==> run F: inputs <==
==> flow/design.v <==
module pixel_sort_asc (
	 input clk, reset, soft_rst,
	 input enable, 
	 input      [15:0] Pixel_in1, Pixel_in2, Pixel_in3, Pixel_in4 , Pixel_in5 , Pixel_in6, Pixel_in7, Pixel_in8,
	 output reg [15:0] Pixel_out1, Pixel_out2, Pixel_out3, Pixel_out4 , Pixel_out5 , Pixel_out6, Pixel_out7, Pixel_out8,    output reg valid_out
);
integer i, j;
reg [15:0] array [1:8]; 
reg [15:0] temp;
reg [15:0] in1, in2, in3, in4, in5, in6, in7, in8;
always @(posedge clk)
 begin
 if (reset)
     begin
	  in1 <= 0;
	  in2 <= 0; 
	  in3 <= 0; 
	  in4 <=	0;
	  in5 <=	0; 
	  in6 <=	0; 
	  in7 <=	0; 
	  in8 <=	0; 
	  valid_out <= 0; 
		 Pixel_out1 <= 0;
		 Pixel_out2 <= 0;
		 Pixel_out3 <= 0;
		 Pixel_out4 <= 0;
		 Pixel_out5 <= 0;
		 Pixel_out6 <= 0;
		 Pixel_out7 <= 0;
		 Pixel_out8 <= 0; 
	  end 
	  else if(soft_rst)
		 begin 
	    in1 <=  0;
		 in2 <=  0; 
	    in3 <=  0; 
	    in4 <=	0;
	    in5 <=	0; 
	    in6 <=	0; 
	    in7 <=	0; 
	    in8 <=	0; 
	    valid_out <= 0; 
		 Pixel_out1 <= 0;
		 Pixel_out2 <= 0;
		 Pixel_out3 <= 0;
		 Pixel_out4 <= 0;
		 Pixel_out5 <= 0;
		 Pixel_out6 <= 0;
		 Pixel_out7 <= 0;
		 Pixel_out8 <= 0; 
       end
		 else  if(enable)
		 begin
       valid_out <= 1;
		in1<= Pixel_in1;
		in2<= Pixel_in2; 
		in3<= Pixel_in3; 
		in4<= Pixel_in4;  
		in5<=	Pixel_in5; 
		in6<=	Pixel_in6; 
		in7<=	Pixel_in7; 
		in8<=	Pixel_in8; 
		 Pixel_out1 <= array[8];
		 Pixel_out2 <= array[7];
		 Pixel_out3 <= array[6];
		 Pixel_out4 <= array[5];
		 Pixel_out5 <= array[4];
		 Pixel_out6 <= array[3];
		 Pixel_out7 <= array[2];
		 Pixel_out8 <= array[1];
	  	end
		 else begin
		 valid_out <= 0;
		 in1 <=  0;
		 in2 <=  0; 
	    in3 <=  0; 
	    in4 <=	0;
	    in5 <=	0; 
	    in6 <=	0; 
	    in7 <=	0; 
	    in8 <=	0; 
		 Pixel_out1 <= 0;
		 Pixel_out2 <= 0;
		 Pixel_out3 <= 0;
		 Pixel_out4 <= 0;
		 Pixel_out5 <= 0;
		 Pixel_out6 <= 0;
		 Pixel_out7 <= 0;
		 Pixel_out8 <= 0; 
       end	
 end 
 always @(*)
  begin
 if (reset)
     begin
		 array[1] =  0; 
		 array[2] =	 0;
		 array[3] =  0;
		 array[4] =  0;
		 array[5] =  0;
		 array[6] =  0;
		 array[7] =  0;
		 array[8] =  0;
	  end 
	  else if(soft_rst)
		 begin 
	    array[1] =  0; 
		 array[2] =	 0;
		 array[3] =  0;
		 array[4] =  0;
		 array[5] =  0;
		 array[6] =  0;
		 array[7] =  0;
		 array[8] =  0;
	     end
	else  begin
			 array[1] =  Pixel_in1; 
			 array[2] =	 Pixel_in2;
			 array[3] =  Pixel_in3;
			 array[4] =  Pixel_in4;
			 array[5] =  Pixel_in5;
			 array[6] =  Pixel_in6;
			 array[7] =  Pixel_in7;
			 array[8] =  Pixel_in8;
 for ( i= 8; i>0; i=i-1) begin
		for(j=1; j<i; j=j+1) begin 
		 if (array[j] < array[j + 1])
          begin
            temp = array[j];
            array[j] = array[j + 1];
            array[j + 1] = temp;
				end
		   end
		end
	end
 end 
endmodule 
==> flow/run.sh <==
#!/bin/bash
# the make line also repeats each setting of config.mk as NAME=value (left out here)
make -C /OpenROAD-flow-scripts/flow DESIGN_CONFIG=/design/flow/config.mk WORK_HOME=/design/flow/orfs CLKGATE_MAP_FILE= finish
==> flow/config.mk <==
export PLATFORM = sky130hd
export DESIGN_NAME = pixel_sort_asc
export DESIGN_NICKNAME = pixel_sort_asc
export VERILOG_FILES = /design/flow/design.v
export SDC_FILE = /design/flow/constraint.sdc
export NUM_CORES = 4
export LEC_CHECK = 0
export ABC_AREA = 1
export CAP_MARGIN = 20
export CORE_ASPECT_RATIO = 0.5
export CORE_MARGIN = 2
export CORE_UTILIZATION = 72
export CTS_CLUSTER_DIAMETER = 294
export CTS_CLUSTER_SIZE = 99
export SETUP_SLACK_MARGIN = -1.09
export SLEW_MARGIN = 20
export TNS_END_PERCENT = 10
==> flow/constraint.sdc <==
create_clock -name core_clock -period 18.3 [get_ports {clk}]
set_input_delay 3.6600 -clock core_clock [delete_from_list [all_inputs] [get_ports {clk}]]
set_output_delay 3.6600 -clock core_clock [all_outputs]
set_load 0.01 [all_outputs]
==> inputs of run C, as changes to run F <==
==> flow/config.mk (replaced) <==
export PLATFORM = sky130hd
export DESIGN_NAME = pixel_sort_asc
export DESIGN_NICKNAME = pixel_sort_asc
export VERILOG_FILES = /design/flow/design.v
export SDC_FILE = /design/flow/constraint.sdc
export NUM_CORES = 4
export LEC_CHECK = 0
export CAP_MARGIN = 20
export CELL_PAD_IN_SITES_GLOBAL_PLACEMENT = 1
export CORE_MARGIN = 2
export CORE_UTILIZATION = 58
export GPL_TIMING_DRIVEN = 1
export SETUP_SLACK_MARGIN = -0.91
export SLEW_MARGIN = 25
export TNS_END_PERCENT = 15
==> flow/constraint.sdc (replaced) <==
create_clock -name core_clock -period 36.9 [get_ports {clk}]
set_input_delay 7.3800 -clock core_clock [delete_from_list [all_inputs] [get_ports {clk}]]
set_output_delay 7.3800 -clock core_clock [all_outputs]
set_load 0.01 [all_outputs]
==> flow_summary.yaml <==
# generated from flow reports
outcome:
  outcome: "stopped before the end"
  tool.error: "[ERROR DPL-0038] Utilization greater than 100%, impossible to legalize"
  outcome.stop_stage: "detailed placement"
synth:
  simple_gate_share_pct: 31.9
placed_design:
  finalWeightedCongestion: 1.07
[end of results for run F]
==> flow_summary.yaml <==
# implementation run metrics
timing:
  layout_setup_ws_ns: -0.213
  number_of_endpoints_failing_setup_at_the_final_stage: 32
outcome:
  outcome: "finished with violations"
  so.violations: "negative setup slack"
synth:
  simple_gate_share_pct: 21.1
[end of results for run C]

==> run R <==
RTL: the design.v shown in full above, as it stands there.
clock: 38.0 ns
lec_check: 0
cap_margin: 20
core_margin: 2
core_utilization: 40
gpl_routability_driven: 0
gpl_timing_driven: 0
setup_slack_margin: 5.0
slew_margin: 20
run.sh (not shown) runs the stock make flow with config.mk's settings and CLKGATE_MAP_FILE=.
==> run D (differences from run R) <==
CELL_PAD_IN_SITES_DETAIL_PLACEMENT = 2   (was unset)
CELL_PAD_IN_SITES_GLOBAL_PLACEMENT = 0   (was unset)
CORE_ASPECT_RATIO = 0.78   (was unset)
CORE_MARGIN = 4   (was 2)
GPL_ROUTABILITY_DRIVEN = unset   (was 0)
GPL_TIMING_DRIVEN = unset   (was 0)
MIN_ROUTING_LAYER = met2   (was unset)
PLACE_DENSITY_LB_ADDON = 0.11   (was unset)
SETUP_SLACK_MARGIN = 1.0   (was 5.0)
SLEW_MARGIN = 0   (was 20)
==> notes.org <==
#+TITLE: Flow metrics

** Place
- In the placement report, post-DP HPWL is listed as 78800 um.

** Worst setup path
- Family of cells with the greatest summed delay on the critical path :: AND-OR/OR-AND gates
- Arrival time of the worst setup path :: 36.29 ns

** Final timing
- Hold Violations, Final :: 0

** Drt
- After detailed routing, the met3 layer carries 8280 um of wire.

** Run status
- Outcome :: complete, no violations
(the above is from run R)
==> notes.org <==
* Implementation run

** Synthesis
- The synthesized netlist contains 100 unique library cells.
- #FFs+latches synth :: 129
- The area fraction of the largest cell type after synthesis is 20.0%.
- Yosys reports a chip area of 0.0242 mm^2.

** Run status
- The first error in the log reads "[ERROR DPL-0033] detailed placement checks failed during check placement".
- The run ended at detailed placement.
- Outcome :: stopped before the end

** Floorplanning
- The chip occupies 0.0645 mm^2.
(the above is from run D)

==> run a: inputs <==
RTL: the design.v shown in full above, as it stands there.
==> flow/config.mk <==
export PLATFORM = sky130hd
export DESIGN_NAME = pixel_sort_asc
export DESIGN_NICKNAME = pixel_sort_asc
export VERILOG_FILES = /design/flow/design.v
export SDC_FILE = /design/flow/constraint.sdc
export NUM_CORES = 4
export LEC_CHECK = 0
export ABC_AREA = 1
export CAP_MARGIN = 20
export CORE_MARGIN = 2
export CORE_UTILIZATION = 65
export CTS_CLUSTER_DIAMETER = 350
export CTS_CLUSTER_SIZE = 93
export PLACE_DENSITY = 0.36
export SETUP_SLACK_MARGIN = -1.88
export SLEW_MARGIN = 20
==> flow/constraint.sdc <==
create_clock -name core_clock -period 29.3 [get_ports {clk}]
set_input_delay 5.8600 -clock core_clock [delete_from_list [all_inputs] [get_ports {clk}]]
set_output_delay 5.8600 -clock core_clock [all_outputs]
set_load 0.01 [all_outputs]
==> run b (differences from run a) <==
ABC_AREA = unset   (was 1)
CORE_UTILIZATION = 40   (was 65)
CTS_CLUSTER_DIAMETER = unset   (was 350)
CTS_CLUSTER_SIZE = unset   (was 93)
PLACE_DENSITY = unset   (was 0.36)
SETUP_SLACK_MARGIN = 5.0   (was -1.88)
==> flow/constraint.sdc (replaced) <==
create_clock -name core_clock -period 36.5 [get_ports {clk}]
set_input_delay 7.3000 -clock core_clock [delete_from_list [all_inputs] [get_ports {clk}]]
set_output_delay 7.3000 -clock core_clock [all_outputs]
set_load 0.01 [all_outputs]
==> run c (differences from run a) <==
CORE_ASPECT_RATIO = 1.39   (was unset)
CORE_UTILIZATION = 72   (was 65)
CTS_CLUSTER_DIAMETER = 294   (was 350)
CTS_CLUSTER_SIZE = 99   (was 93)
PLACE_DENSITY = 0.85   (was 0.36)
SETUP_SLACK_MARGIN = -1.09   (was -1.88)
TNS_END_PERCENT = 10   (was unset)
==> flow/constraint.sdc (replaced) <==
create_clock -name core_clock -period 19.4 [get_ports {clk}]
set_input_delay 3.8800 -clock core_clock [delete_from_list [all_inputs] [get_ports {clk}]]
set_output_delay 3.8800 -clock core_clock [all_outputs]
set_load 0.01 [all_outputs]
==> comparison <==
- Run c aborted during 3_5_place_dp (DPL-0038). Run a completed and failed the layout checks on negative setup slack. Run b went through all stages and came out clean.
- Global-route usage: run b is lower than run a (7.4 points).
- Of run b and run a, run b has the higher hold slack (gap 1.5 ns).
- Sequential cell count is the same in run a and run b.
- Of run b and run a, run b has the higher via count (gap 12%, measured against run a).

==> 03-11: inputs <==
Starts from the design.v that is shown in full above.
clock: 24.9 ns
lec_check: 0
cap_margin: 20
core_margin: 2
core_utilization: 58
setup_slack_margin: 5.0
slew_margin: 20
==> 07-01: changes against 03-11 <==
CORE_UTILIZATION = 51   (was 58)
SETUP_SLACK_MARGIN = 1.0   (was 5.0)
==> flow/constraint.sdc (replaced) <==
create_clock -name core_clock -period 20.2 [get_ports {clk}]
set_input_delay 4.0400 -clock core_clock [delete_from_list [all_inputs] [get_ports {clk}]]
set_output_delay 4.0400 -clock core_clock [all_outputs]
set_load 0.01 [all_outputs]
==> 07-28: changes against 03-11 <==
CORE_ASPECT_RATIO = 0.5   (was unset)
CTS_CLUSTER_DIAMETER = 54   (was unset)
CTS_CLUSTER_SIZE = 14   (was unset)
PLACE_DENSITY_LB_ADDON = 0.3   (was unset)
SETUP_SLACK_MARGIN = -2.0   (was 5.0)
==> flow/constraint.sdc (replaced) <==
create_clock -name core_clock -period 38.0 [get_ports {clk}]
set_input_delay 7.6000 -clock core_clock [delete_from_list [all_inputs] [get_ports {clk}]]
set_output_delay 7.6000 -clock core_clock [all_outputs]
set_load 0.01 [all_outputs]
==> notes <==
07-01 aborted during global routing (GRT-0116). 03-11 failed in clock tree synthesis with DPL-0038. 07-28 finished but fails on negative setup slack. In synthesized area, 07-01 and 07-28 do not differ. Die area, lowest first: 03-11, 07-28, 07-01. In synthesized cell count, 07-01 and 03-11 do not differ.
==> figures <==
item                                                                        07-01                     07-28                      03-11
Outcome                                                 aborted with a tool error  finished with violations  aborted with a tool error
Last stage reached                                                 global routing                         -       clock tree synthesis
Layout check failures                                                           -      negative setup slack                          -
Post-CTS repair timing setup buffer count                                     102                         0                          -
Clock Root Buffer                                                       clkbuf_16                 clkbuf_16                          -
TritonCTS Buffers                                                              17                        17                          -
H-tree lvl count                                                                4                         4                          -
Total die size                                                        49,200 um^2               43,470 um^2                43,370 um^2
Row count                                                                      79                        52                         74
Initial cell density of the core                                           0.5186                    0.5931                     0.5899
Post-DP HPWL                                                            95,770 um                 75,350 um                 107,800 um
YS chip area                                                          24,200 um^2               24,200 um^2                24,200 um^2
Post-Place Setup Slack                                                 -12,410 ps                  -2117 ps                 -10,510 ps
Count of placed standard cells including taps                               5,737                     4,431                      5,597
Cell area reported after detailed placement                           38,830 um^2               28,740 um^2                38,270 um^2
Largest buffer count on any clock path                                          2                         2                          -
Floorplan Core Area                                                   46,650 um^2               40,790 um^2                41,020 um^2
Die boundary height                                                      221.8 um                  148.4 um                   208.3 um
Number of input and output port buffers inserted                              260                       260                        260
CTS resizes                                                                   484                         1                          -
Hold buffer count at CTS                                                        0                         0                          -
Syn_area_per_cell                                                      6.776 um^2                6.776 um^2                 6.776 um^2
Clock sinks                                                                   129                       129                          -
Die Wd                                                                   221.8 um                  292.9 um                   208.3 um
Final estimated routing congestion in global placement                      1.091                     1.136                      1.232

==> 02-18: inputs <==
Starts from the design.v that is shown in full above.
export LEC_CHECK = 0
export CAP_MARGIN = 20
export CORE_MARGIN = 2
export CORE_UTILIZATION = 66
export SLEW_MARGIN = 20
create_clock -name core_clock -period 29.0 [get_ports {clk}]
==> 02-24: changes against 02-18 <==
--- a/flow/config.mk
+++ b/flow/config.mk
@@ -8,4 +8,5 @@
 export CAP_MARGIN = 20
 export CORE_MARGIN = 2
-export CORE_UTILIZATION = 66
+export CORE_UTILIZATION = 57
+export SETUP_SLACK_MARGIN = -1.04
 export SLEW_MARGIN = 20
==> flow/constraint.sdc (replaced) <==
create_clock -name core_clock -period 34.2 [get_ports {clk}]
set_input_delay 6.8400 -clock core_clock [delete_from_list [all_inputs] [get_ports {clk}]]
set_output_delay 6.8400 -clock core_clock [all_outputs]
set_load 0.01 [all_outputs]
==> results <==
                                                                                02-18                   02-24
Total die size                                                             0.0382 mm2              0.0441 mm2
Async set or reset register ratio after synthesis                                  0%                      0%
Post-synthesis net count                                                         4090                    4090
Area leader, netlist                                                             ha_1                    ha_1
Run status                                                     stopped before the end  stopped before the end
Stage where the flow stopped                                       detailed placement          global routing
Final Wtd Congestion                                                             1.17                    1.13
Number of standard-cell rows in the floorplan                                      70                      75
Count of state elements after synthesis                                           129                     129
Share of synthesized cell area in and, or, nand and nor gates                   21.1%                   21.1%
Area of the placeable core                                                 0.0363 mm2              0.0419 mm2
Count of flip-flops with a built-in enable after synthesis                          0                       0
Aoi/oai-family share of the synthesized area                                    31.3%                   31.3%
Share of cell area taken by muxes after synthesis                               9.78%                   9.78%
Leading cell type by number of instances after synthesis                       nor2_1                  nor2_1
Dominant cell area share                                                        20.0%                   20.0%
# Cells Yosys                                                                    3571                    3571
Seq/Total Area, Yosys                                                           10.7%                   10.7%
Initial Utilization                                                             66.6%                   57.7%
Tally of buffers added on design ports                                            260                     260
Die y size                                                                     195 um                  210 um
Synthesized instance count                                                       3571                    3571
Die boundary width                                                             195 um                  210 um
Mean area per synthesized cell                                               6.78 um2                6.78 um2

==> inputs of build 81 <==
RTL: the design.v shown in full above, as it stands there.
export LEC_CHECK = 0
export CAP_MARGIN = 20
export CORE_MARGIN = 2
export CORE_UTILIZATION = 58
export HOLD_SLACK_MARGIN = -0.09
export SETUP_SLACK_MARGIN = 1.0
export SLEW_MARGIN = 20
export TNS_END_PERCENT = 5
create_clock -name core_clock -period 38.0 [get_ports {clk}]
==> build 77 (differences from build 81) <==
==> flow/config.mk (replaced) <==
export PLATFORM = sky130hd
export DESIGN_NAME = pixel_sort_asc
export DESIGN_NICKNAME = pixel_sort_asc
export VERILOG_FILES = /design/flow/design.v
export SDC_FILE = /design/flow/constraint.sdc
export NUM_CORES = 4
export LEC_CHECK = 0
export ABC_AREA = 1
export CAP_MARGIN = 20
export CORE_MARGIN = 2
export CORE_UTILIZATION = 72
export CTS_CLUSTER_SIZE = 76
export SETUP_SLACK_MARGIN = -0.91
export SLEW_MARGIN = 20
==> flow/constraint.sdc (replaced) <==
create_clock -name core_clock -period 16.6 [get_ports {clk}]
set_input_delay 3.3200 -clock core_clock [delete_from_list [all_inputs] [get_ports {clk}]]
set_output_delay 3.3200 -clock core_clock [all_outputs]
set_load 0.01 [all_outputs]
==> trial 26 (differences from build 81) <==
==> flow/config.mk (replaced) <==
export PLATFORM = sky130hd
export DESIGN_NAME = pixel_sort_asc
export DESIGN_NICKNAME = pixel_sort_asc
export VERILOG_FILES = /design/flow/design.v
export SDC_FILE = /design/flow/constraint.sdc
export NUM_CORES = 4
export LEC_CHECK = 0
export ABC_AREA = 1
export CAP_MARGIN = 20
export CORE_MARGIN = 2
export CORE_UTILIZATION = 65
export CTS_CLUSTER_SIZE = 93
export SETUP_SLACK_MARGIN = -1.88
export SLEW_MARGIN = 20
==> flow/constraint.sdc (replaced) <==
create_clock -name core_clock -period 48.3 [get_ports {clk}]
set_input_delay 9.6600 -clock core_clock [delete_from_list [all_inputs] [get_ports {clk}]]
set_output_delay 9.6600 -clock core_clock [all_outputs]
set_load 0.01 [all_outputs]
==> comparison table <==
Result of the run: trial 26 timing/DRC/antenna clean; build 81 timing/DRC/antenna clean; build 77 did not finish
Failing step: trial 26 -; build 81 -; build 77 3_5_place_dp
Non-clock buffer share: trial 26 0.106; build 81 0.180; build 77 -
Delay contributed by the slowest stage of the critical path: trial 26 810 ps; build 81 590 ps; build 77 -
Req. time, crit path: trial 26 48,640 ps; build 81 38,360 ps; build 77 -
Buffers inserted by post-CTS timing repair: trial 26 0; build 81 29; build 77 -
Share of synthesized cell area in and-or and or-and compound cells: trial 26 0.256; build 81 0.313; build 77 0.256
Placer's final routability congestion estimate: trial 26 1.03; build 81 1.13; build 77 1.13
Inverters excl. clock: trial 26 405; build 81 279; build 77 -
Sequential cell area fraction in the yosys report: trial 26 0.112; build 81 0.107; build 77 0.112
Sequential cells: trial 26 129; build 81 129; build 77 -
Kind of start point of the critical path: trial 26 input port; build 81 input port; build 77 -
Top sig layer: trial 26 met4; build 81 met4; build 77 -
Detailed placement HPWL: trial 26 58.7 mm; build 81 74.8 mm; build 77 -
Met2 WL post-DR: trial 26 31.7 mm; build 81 45.0 mm; build 77 -
WL per Instance: trial 26 15.8 um; build 81 21.7 um; build 77 -
Capture point of the worst path: trial 26 Pixel_out8[15]; build 81 Pixel_out8[0]; build 77 -
Hold Startpoint: trial 26 Pixel_in8[6]; build 81 Pixel_in8[4]; build 77 -
Slowest stage cell, crit path: trial 26 sky130_fd_sc_hd__o21ai_0; build 81 sky130_fd_sc_hd__mux2i_1; build 77 -
Final routed wirelength across all metal layers: trial 26 71.6 mm; build 81 100 mm; build 77 -
Total Routing Usage GR: trial 26 0.379; build 81 0.407; build 77 -
Number of buffers added to fix hold violations after cts: trial 26 0; build 81 0; build 77 -
Maximum fanout encountered on the critical timing path: trial 26 63; build 81 33; build 77 -
Number of H-tree levels: trial 26 4; build 81 4; build 77 -
Endpoint arrival time on the critical path: trial 26 40,900 ps; build 81 37,310 ps; build 77 -
Worst slack at placement: trial 26 7070 ps; build 81 -1920 ps; build 77 -
Detailed Routing Iterations Pass 1: trial 26 7; build 81 8; build 77 -
